==> run X: inputs <==
## fft_4pt
module fft_4pt #(
    parameter DATA_WIDTH = 16
) (
    input clk,
    input rst_n,
    input data_valid_in,
    input  signed [DATA_WIDTH-1:0] x0_r,
    input  signed [DATA_WIDTH-1:0] x0_i,
    input  signed [DATA_WIDTH-1:0] x1_r,
    input  signed [DATA_WIDTH-1:0] x1_i,
    input  signed [DATA_WIDTH-1:0] x2_r,
    input  signed [DATA_WIDTH-1:0] x2_i,
    input  signed [DATA_WIDTH-1:0] x3_r,
    input  signed [DATA_WIDTH-1:0] x3_i,
    output data_valid_out,
    output signed [DATA_WIDTH+1:0] X0_r,
    output signed [DATA_WIDTH+1:0] X0_i,
    output signed [DATA_WIDTH+1:0] X1_r,
    output signed [DATA_WIDTH+1:0] X1_i,
    output signed [DATA_WIDTH+1:0] X2_r,
    output signed [DATA_WIDTH+1:0] X2_i,
    output signed [DATA_WIDTH+1:0] X3_r,
    output signed [DATA_WIDTH+1:0] X3_i
);
Settings: LEC_CHECK=0, ABC_AREA=1, CAP_MARGIN=35, CELL_PAD_IN_SITES_DETAIL_PLACEMENT=2, CORE_MARGIN=9, CORE_UTILIZATION=55, GPL_TIMING_DRIVEN=0, MAX_ROUTING_LAYER=met4, MIN_ROUTING_LAYER=met1, PLACE_DENSITY_LB_ADDON=0.27, SETUP_SLACK_MARGIN=0.54, SLEW_MARGIN=15; clock period 4.87 ns.
run.sh (not shown) runs the stock make flow with config.mk's settings and CLKGATE_MAP_FILE=.
==> run F: changes against run X <==
==> flow/config.mk (replaced) <==
export PLATFORM = sky130hd
export DESIGN_NAME = fft_4pt
export DESIGN_NICKNAME = fft_4pt
export VERILOG_FILES = /design/flow/design.v
export SDC_FILE = /design/flow/constraint.sdc
export NUM_CORES = 4
export LEC_CHECK = 0
export CAP_MARGIN = 20
export CORE_MARGIN = 2
export CORE_UTILIZATION = 66
export CTS_CLUSTER_DIAMETER = 100
export SLEW_MARGIN = 20
==> flow/constraint.sdc (replaced) <==
create_clock -name core_clock -period 1.57 [get_ports {clk}]
set_input_delay 0.3140 -clock core_clock [delete_from_list [all_inputs] [get_ports {clk}]]
set_output_delay 0.3140 -clock core_clock [all_outputs]
set_load 0.01 [all_outputs]
==> qor summary <==
Placeable core area: run F 35300 um^2; run X 45700 um^2
Die area: run F 37100 um^2; run X 54600 um^2
Combined area of all synthesized cells: run F 23500 um^2; run X 25600 um^2
Share of Yosys cell area claimed by the top area cell type: run F 0.429; run X 0.394
Run status: run F stopped before the end; run X stopped before the end
Failing step: run F clock tree synthesis (4_1_cts); run X detailed placement (3_5_place_dp)
Floorplan net count: run F 2777; run X 3687
Total cell area reported by yosys after synthesis: run F 23500 um^2; run X 25600 um^2
Height of the chip: run F 193 um; run X 234 um
Initial cell density of the core: run F 0.666; run X 0.561
Adder share: run F 0.154; run X 0.142
Number of library cell types mapped by synthesis: run F 87; run X 33
Number of register bits inferred by synthesis: run F 403; run X 403
Global placer's final weighted congestion: run F 1.02; run X 1.01
Num rows: run F 69; run X 78
Yosys Instances: run F 2366; run X 3276
Share of synthesized area occupied by flip-flops and latches: run F 0.429; run X 0.394
Yosys top cell by instances: run F sky130_fd_sc_hd__dfrtp_1; run X sky130_fd_sc_hd__nand2_1
Proportion of synthesized area in mux cells: run F 0.00389; run X 0
Area fraction in compound gates after synthesis: run F 0.168; run X 0.0762
Basic-gate share of the synthesized area counting and, or, nand and nor cells: run F 0.116; run X 0.248
Mean cell area of the mapped netlist: run F 9.93 um^2; run X 7.82 um^2
Horizontal die dimension: run F 193 um; run X 234 um
XORs/XNORs by Area: run F 0.0708; run X 0.0479
Cell count after synthesis: run F 2366; run X 3276

========
==> trial 7: inputs <==
Starting RTL as in the previous note.
make LEC_CHECK=0 ABC_AREA=1 CAP_MARGIN=20 CORE_MARGIN=2 CORE_UTILIZATION=62 CTS_CLUSTER_DIAMETER=372 SETUP_SLACK_MARGIN=0.13 SLEW_MARGIN=20 finish   # period 1.34 ns
==> trial 2: changes against trial 7 <==
ABC_AREA = 0   (was 1)
CELL_PAD_IN_SITES_DETAIL_PLACEMENT = 0   (was default)
CORE_UTILIZATION = 68   (was 62)
CTS_CLUSTER_DIAMETER = default   (was 372)
CTS_CLUSTER_SIZE = 35   (was default)
GPL_TIMING_DRIVEN = 1   (was default)
MAX_ROUTING_LAYER = met4   (was default)
MIN_ROUTING_LAYER = met1   (was default)
SETUP_SLACK_MARGIN = 1.11   (was 0.13)
==> flow/constraint.sdc (replaced) <==
create_clock -name core_clock -period 4.86 [get_ports {clk}]
set_input_delay 0.9720 -clock core_clock [delete_from_list [all_inputs] [get_ports {clk}]]
set_output_delay 0.9720 -clock core_clock [all_outputs]
set_load 0.01 [all_outputs]
==> build 29: changes against trial 7 <==
ABC_AREA = default   (was 1)
CORE_UTILIZATION = 66   (was 62)
CTS_CLUSTER_DIAMETER = default   (was 372)
SETUP_SLACK_MARGIN = 0.43   (was 0.13)
==> flow/constraint.sdc (replaced) <==
create_clock -name core_clock -period 3.0 [get_ports {clk}]
set_input_delay 0.6000 -clock core_clock [delete_from_list [all_inputs] [get_ports {clk}]]
set_output_delay 0.6000 -clock core_clock [all_outputs]
set_load 0.01 [all_outputs]
==> qor summary <==
Count of standard-cell rows: trial 2 68; trial 7 74; build 29 69
Net switching power figure: trial 2 5433 uW; trial 7 -; build 29 9055 uW
Critical path launch point: trial 2 B_i_reg[0]$_DFF_PN0_; trial 7 -; build 29 x2_r_reg[8]$_DFF_PN0_
Sum of buffers and inverters on the critical path: trial 2 2; trial 7 -; build 29 2
Signed area change from the synthesized netlist to the final layout: trial 2 19.09%; trial 7 -; build 29 22.38%
CP Depth: trial 2 11; trial 7 -; build 29 9
Run status: trial 2 finished clean; trial 7 did not finish; build 29 finished clean
Last stage reached: trial 2 -; trial 7 clock tree synthesis; build 29 -
Max_slew headroom: trial 2 30.04%; trial 7 -; build 29 46.20%
Height of the die: trial 2 189.9 um; trial 7 207.2 um; build 29 192.7 um
Synthesized chip area reported by yosys: trial 2 23500 sq um; trial 7 25610 sq um; build 29 23500 sq um
Worst Slack Setup Final: trial 2 2.004 ns; trial 7 -; build 29 0.3841 ns
Post-synthesis share of cell area spent on and-or and or-and gates: trial 2 16.79%; trial 7 7.618%; build 29 16.79%
Sequential fraction of the synthesis area: trial 2 42.91%; trial 7 39.38%; build 29 42.91%
Top cell class by occupied area: trial 2 logic gates; trial 7 -; build 29 logic gates
Final core utilization: trial 2 81.63%; trial 7 -; build 29 81.46%
Share of Yosys cell area claimed by the top area cell type: trial 2 42.91%; trial 7 39.38%; build 29 42.91%
Multi-input gate count: trial 2 1613; trial 7 -; build 29 1613
Fraction of met2 tracks used by global routing: trial 2 60.53%; trial 7 -; build 29 58.44%
Power and IR drop assume default switching activity.
